==> inputs of run a <==
## sha1_exec
module sha1_exec(clk, reset, start, data_in, load_in, cv, 
  use_prev_cv, busy, out_valid, cv_next);
   input clk, reset;     
   input start;
   input [31:0] data_in;
   input load_in;
   input [159:0] cv;
   input use_prev_cv;
   output        busy;
   output        out_valid;
   output [159:0] cv_next;  
   reg            busy;         
   reg            out_valid;    
   reg [6:0]      rnd_cnt_d;    
   wire [6:0]     rnd_cnt_q;    
   wire [159:0]   rnd_d;        
   wire [159:0]   rnd_q;
   wire [159:0]   sha1_round_wire;   
   wire [159:0]   cv_d;         
   wire [159:0]   cv_q;         
   wire [159:0]   cv_next_d;    
   wire [159:0]   cv_next_q;
   parameter      IDLE = 2'b00;
   parameter      CALC = 2'b01;
   parameter      VALID_OUT = 2'b10;
   parameter      VALID_OUT2 = 2'b11;
   wire [1:0]     state; 
   reg [1:0]      next_state;
   wire [511:0]   w_d;
   wire [511:0]   w_q;
   wire [511:0]   w_temp;
   wire [31:0]    w;    
   wire [31:0]    w_gen_temp = w_temp[511:480] ^ w_temp[447:416] ^ 
                  w_temp[255:224] ^ w_temp[95:64];  
   wire [31:0]    w_gen = {w_gen_temp[30:0], w_gen_temp[31]};
  ...
Settings: LEC_CHECK=0, CAP_MARGIN=30, CELL_PAD_IN_SITES_GLOBAL_PLACEMENT=0, CORE_ASPECT_RATIO=1.34, CORE_MARGIN=2, CORE_UTILIZATION=58, CTS_CLUSTER_SIZE=36, GPL_ROUTABILITY_DRIVEN=1, MAX_ROUTING_LAYER=met4, PLACE_DENSITY_LB_ADDON=0.19, SETUP_SLACK_MARGIN=-0.91, SLEW_MARGIN=20; clock period 15.9 ns.
run.sh (not shown) runs the stock make flow with config.mk's settings and CLKGATE_MAP_FILE=.
==> inputs of run b, as changes to run a <==
ABC_AREA = 1   (was default)
CAP_MARGIN = 0   (was 30)
CELL_PAD_IN_SITES_GLOBAL_PLACEMENT = default   (was 0)
CORE_ASPECT_RATIO = default   (was 1.34)
CORE_UTILIZATION = 72   (was 58)
CTS_CLUSTER_DIAMETER = 397   (was default)
CTS_CLUSTER_SIZE = 10   (was 36)
GPL_ROUTABILITY_DRIVEN = default   (was 1)
HOLD_SLACK_MARGIN = 0.28   (was default)
MAX_ROUTING_LAYER = default   (was met4)
PLACE_DENSITY = 0.36   (was default)
PLACE_DENSITY_LB_ADDON = default   (was 0.19)
SETUP_SLACK_MARGIN = 0.48   (was -0.91)
TNS_END_PERCENT = 5   (was default)
==> flow/constraint.sdc (replaced) <==
create_clock -name core_clock -period 3.87 [get_ports {clk}]
set_input_delay 0.7740 -clock core_clock [delete_from_list [all_inputs] [get_ports {clk}]]
set_output_delay 0.7740 -clock core_clock [all_outputs]
set_load 0.01 [all_outputs]
==> inputs of run c, as changes to run a <==
ABC_AREA = 1   (was default)
CAP_MARGIN = 20   (was 30)
CELL_PAD_IN_SITES_DETAIL_PLACEMENT = 2   (was default)
CELL_PAD_IN_SITES_GLOBAL_PLACEMENT = default   (was 0)
CORE_ASPECT_RATIO = 0.82   (was 1.34)
CORE_UTILIZATION = 46   (was 58)
CTS_CLUSTER_DIAMETER = 395   (was default)
CTS_CLUSTER_SIZE = 61   (was 36)
GPL_TIMING_DRIVEN = 1   (was default)
HOLD_SLACK_MARGIN = -0.06   (was default)
MAX_ROUTING_LAYER = default   (was met4)
MIN_ROUTING_LAYER = met2   (was default)
PLACE_DENSITY_LB_ADDON = 0.3   (was 0.19)
SETUP_SLACK_MARGIN = default   (was -0.91)
SLEW_MARGIN = 40   (was 20)
TNS_END_PERCENT = 15   (was default)
==> flow/constraint.sdc (replaced) <==
create_clock -name core_clock -period 4.33 [get_ports {clk}]
set_input_delay 0.8660 -clock core_clock [delete_from_list [all_inputs] [get_ports {clk}]]
set_output_delay 0.8660 -clock core_clock [all_outputs]
set_load 0.01 [all_outputs]
==> results <==
	run a	run b	run c
DRT antenna net count	0	0	-
Pwr per Cell Area	106 mW/mm²	479 mW/mm²	-
Post-CTS setup buffer count	0	9	-
End point of the critical path	rnd_reg.q[158]$_SDFF_PP0_	rnd_reg.q[149]$_SDFF_PP0_	-
Post-route cell area	0.0586 mm²	0.0622 mm²	-
Number of cells in the yosys synthesis report	6207	7224	7224
Sequential cell count of the final layout	1003	1003	-
Nature of the critical path startpoint	register	register	-
Critical Path AT	7.80 ns	5.77 ns	-
Fraction of area in multi-input gates	0.476	0.451	-
Clock Root Buffer	sky130_fd_sc_hd__clkbuf_16	sky130_fd_sc_hd__clkbuf_16	-
Met1 Wirelength	59800 µm	63000 µm	-
Detailed-route via count	42.7k	53.3k	-
Met1 track utilization from global routing	0.395	0.547	-
Count of buffer and inverter cells on the critical path	4	5	-
Top routing layer used	met4	met5	-
Result of the run	complete, no violations	failed layout checks	stopped before the end
Last stage reached	-	-	detailed placement
Layout check failures	-	setup timing	-
Die height	347 µm	274 µm	309 µm
Combinational cell power	1.01 mW	8.86 mW	-
Most frequently used cell type in the post-synthesis netlist	sky130_fd_sc_hd__nand2_1	sky130_fd_sc_hd__dfxtp_1	sky130_fd_sc_hd__dfxtp_1
Placeable core area	0.0868 mm²	0.0717 mm²	0.113 mm²
Effective utilization at floorplan	0.587	0.729	0.462
Power in the clock group	2.50 mW	9.22 mW	-
Pin slew with the least headroom to its limit	1.09 ns	1.25 ns	-
Critical path type	reg -> reg	reg -> reg	-


==> build 32 <==
==> flow/design.v <==
module dffhr (d, r, clk, q);
  parameter WIDTH = 1;
  input 			r;
  input 			clk;
  input 	[WIDTH-1:0] 	d;
  output 	[WIDTH-1:0] 	q;
  reg 		[WIDTH-1:0] 	q;
  always @ (posedge clk) 
    if ( r ) 
      q <= {WIDTH{1'b0}};
    else
      q <= d;
endmodule  
module sha1_round (cv_in, w, round, cv_out);
   input [159:0] cv_in;
   input [31:0]  w;
   input [6:0]   round;
   output [159:0] cv_out;
   reg [31:0]     k;
   reg [31:0]     f;
   wire [31:0]    a_shift;
   wire [31:0]    b_shift;
   wire [31:0]    add_result;
   wire [31:0]    a = cv_in[159:128];
   wire [31:0]    b = cv_in[127:96];
   wire [31:0]    c = cv_in[95:64];
   wire [31:0]    d = cv_in[63:32];
   wire [31:0]    e = cv_in[31:0];
   always @(round)
     begin
        k = 32'd0;
        if ((round >= 7'd0) && (round <= 7'd19))
          k = 32'h5A827999;
        if ((round >= 7'd20) && (round <= 7'd39))
          k = 32'h6ED9EBA1;
        if ((round >= 7'd40) && (round <= 7'd59))
          k = 32'h8F1BBCDC;
        if ((round >= 7'd60) && (round <= 7'd79))
          k = 32'hCA62C1D6;
     end  
   always @(round or b or c or d)
     begin
        f = 32'd0;
        if ((round >= 7'd0) && (round <= 7'd19))
          f = ((b & c) | (~b & d));
        if ((round >= 7'd20) && (round <= 7'd39))
          f = (b ^ c ^ d);
        if ((round >= 7'd40) && (round <= 7'd59))
          f = ((b & c) | (b & d) | (c & d));
        if ((round >= 7'd60) && (round <= 7'd79))
          f = (b ^ c ^ d);
     end  
   assign a_shift = {a[26:0], a[31:27]};
   assign b_shift = {b[1:0], b[31:2]};
   assign add_result = (a_shift + ((f + k) + (e + w)));
   assign cv_out = {add_result, a, b_shift, c, d};
endmodule  
module sha1_exec(clk, reset, start, data_in, load_in, cv, 
  use_prev_cv, busy, out_valid, cv_next);
   input clk, reset;     
   input start;
   input [31:0] data_in;
   input load_in;
   input [159:0] cv;
   input use_prev_cv;
   output        busy;
   output        out_valid;
   output [159:0] cv_next;  
   reg            busy;         
   reg            out_valid;    
   reg [6:0]      rnd_cnt_d;    
   wire [6:0]     rnd_cnt_q;    
   wire [159:0]   rnd_d;        
   wire [159:0]   rnd_q;
   wire [159:0]   sha1_round_wire;   
   wire [159:0]   cv_d;         
   wire [159:0]   cv_q;         
   wire [159:0]   cv_next_d;    
   wire [159:0]   cv_next_q;
   parameter      IDLE = 2'b00;
   parameter      CALC = 2'b01;
   parameter      VALID_OUT = 2'b10;
   parameter      VALID_OUT2 = 2'b11;
   wire [1:0]     state; 
   reg [1:0]      next_state;
   wire [511:0]   w_d;
   wire [511:0]   w_q;
   wire [511:0]   w_temp;
   wire [31:0]    w;    
   wire [31:0]    w_gen_temp = w_temp[511:480] ^ w_temp[447:416] ^ 
                  w_temp[255:224] ^ w_temp[95:64];  
   wire [31:0]    w_gen = {w_gen_temp[30:0], w_gen_temp[31]};
   assign         w_d = ((load_in == 1'b1) ? w_temp :
                  ((rnd_cnt_q < 7'd15) ? w_temp : 
                  {w_gen, w_temp[479:0]}));
   assign w_temp = (state == CALC) ? {w_q[479:0], w_q[511:480]} : 
     ((load_in == 1'b1) ? {w_q[479:0], data_in} : w_q);
   assign w = w_q[511:480];
   sha1_round sha1_round(.cv_in(rnd_q), .w(w), .round(rnd_cnt_q),
                           .cv_out(sha1_round_wire));
   assign         rnd_d = ((state == CALC) ? sha1_round_wire : 
     (use_prev_cv == 1'b1) ? cv_next_q : cv);
   assign         cv_d = ((state == CALC) ? cv_q : 
     (use_prev_cv == 1'b1) ? cv_next_q : cv);
   assign         cv_next_d = (state == VALID_OUT) ? 
                                ({cv_q[159:128] + rnd_q[159:128],
                                  cv_q[127:96] + rnd_q[127:96],
                                  cv_q[95:64] + rnd_q[95:64],
                                  cv_q[63:32] + rnd_q[63:32],
                                  cv_q[31:0] + rnd_q[31:0]}) :
                                  (cv_next_q);
   assign         cv_next = cv_next_q;
   always @(state or start or rnd_cnt_q)
     begin
        out_valid = 1'b0;       
        busy = 1'b0;
        rnd_cnt_d = 7'b0000000;
        case (state)
          IDLE : begin
             out_valid = 1'b0;
             rnd_cnt_d = 7'b0000000;
             if (start) begin
                busy = 1'b1;
                next_state = CALC;
             end
             else begin
                busy = 1'b1;
                next_state = IDLE;
             end
          end  
          CALC : begin
             busy = 1'b1;
             out_valid = 1'b0;
             if (start) begin
                next_state = IDLE;
                rnd_cnt_d = 7'd0000000;
             end
             else if (rnd_cnt_q == 7'd79) begin
                next_state = VALID_OUT;
                rnd_cnt_d = 7'd0000000;
             end
             else begin
                next_state = CALC;
                rnd_cnt_d = rnd_cnt_q + 7'd0000001;
             end
          end  
          VALID_OUT : begin
             busy = 1'b1;
             out_valid = 1'b0;       
             if (start) begin
                next_state = IDLE;
                rnd_cnt_d = 7'd0000000;
             end else begin
                next_state = VALID_OUT2;
             end
          end     
          VALID_OUT2 : begin
             busy = 1'b0;
             out_valid = 1'b1;
             if (start) begin
                next_state = CALC;
             end
             else begin
                next_state = IDLE;
             end
          end
          default : begin
             next_state = IDLE;
          end
        endcase
     end          
   dffhr #(7) rnd_cnt_reg (.d(rnd_cnt_d), .q(rnd_cnt_q),
                           .clk(clk), .r(reset));
   dffhr #(2) state_reg (.d(next_state), .q(state), 
                         .clk(clk), .r(reset)); 
   dffhr #(512) w_reg (.d(w_d), .q(w_q), .clk(clk), .r(reset));
   dffhr #(160) cv_reg (.d(cv_d), .q(cv_q), .clk(clk), .r(reset));
   dffhr #(160) rnd_reg (.d(rnd_d), .q(rnd_q), .clk(clk), .r(reset));
   dffhr #(160) cv_next_reg (.d(cv_next_d), .q(cv_next_q),
                             .clk(clk), .r(reset));   
endmodule  
==> flow/run.sh <==
#!/bin/bash
# the make line also repeats each setting of config.mk as NAME=value (left out here)
make -C /OpenROAD-flow-scripts/flow DESIGN_CONFIG=/design/flow/config.mk WORK_HOME=/design/flow/orfs CLKGATE_MAP_FILE= finish
==> flow/config.mk <==
export PLATFORM = sky130hd
export DESIGN_NAME = sha1_exec
export DESIGN_NICKNAME = sha1_exec
export VERILOG_FILES = /design/flow/design.v
export SDC_FILE = /design/flow/constraint.sdc
export NUM_CORES = 4
export LEC_CHECK = 0
export CAP_MARGIN = 30
export CELL_PAD_IN_SITES_GLOBAL_PLACEMENT = 0
export CORE_ASPECT_RATIO = 1.34
export CORE_MARGIN = 2
export CORE_UTILIZATION = 72
export CTS_CLUSTER_SIZE = 36
export GPL_ROUTABILITY_DRIVEN = 1
export MAX_ROUTING_LAYER = met4
export PLACE_DENSITY = 0.77
export SLEW_MARGIN = 20
==> flow/constraint.sdc <==
create_clock -name core_clock -period 4.9 [get_ports {clk}]
set_input_delay 0.9800 -clock core_clock [delete_from_list [all_inputs] [get_ports {clk}]]
set_output_delay 0.9800 -clock core_clock [all_outputs]
set_load 0.01 [all_outputs]
==> build 7 (differences from build 32) <==
CAP_MARGIN = 20   (was 30)
CELL_PAD_IN_SITES_GLOBAL_PLACEMENT = not set   (was 0)
CORE_ASPECT_RATIO = not set   (was 1.34)
CORE_MARGIN = 3   (was 2)
CORE_UTILIZATION = 31   (was 72)
CTS_CLUSTER_SIZE = not set   (was 36)
GPL_ROUTABILITY_DRIVEN = not set   (was 1)
GPL_TIMING_DRIVEN = 0   (was not set)
MAX_ROUTING_LAYER = not set   (was met4)
PLACE_DENSITY = not set   (was 0.77)
==> flow/constraint.sdc (replaced) <==
create_clock -name core_clock -period 8.0 [get_ports {clk}]
set_input_delay 1.6000 -clock core_clock [delete_from_list [all_inputs] [get_ports {clk}]]
set_output_delay 1.6000 -clock core_clock [all_outputs]
set_load 0.01 [all_outputs]
==> build 5 (differences from build 32) <==
ABC_AREA = 1   (was not set)
CAP_MARGIN = 20   (was 30)
CELL_PAD_IN_SITES_GLOBAL_PLACEMENT = not set   (was 0)
CORE_ASPECT_RATIO = 0.82   (was 1.34)
CORE_UTILIZATION = 40   (was 72)
CTS_CLUSTER_SIZE = not set   (was 36)
GPL_TIMING_DRIVEN = 0   (was not set)
MAX_ROUTING_LAYER = not set   (was met4)
MIN_ROUTING_LAYER = met2   (was not set)
PLACE_DENSITY = not set   (was 0.77)
==> flow/constraint.sdc (replaced) <==
create_clock -name core_clock -period 4.33 [get_ports {clk}]
set_input_delay 0.8660 -clock core_clock [delete_from_list [all_inputs] [get_ports {clk}]]
set_output_delay 0.8660 -clock core_clock [all_outputs]
set_load 0.01 [all_outputs]
==> comparison <==
In build 32 the sequential share of layout area is higher than in build 7, by 0.17 points. Between build 7 and build 32, the lower via count is in build 7 (gap about 9%, measured against build 32). In build 7 the sequential power is smaller than in build 32, by about 40%. Against build 7, the critical path depth of build 32 is higher by 1. Build 7 produced a clean layout. Build 32 completed, yet does not pass: negative setup slack. Build 5 did not get past global routing on GRT-0116.
Power and IR drop assume default switching activity.
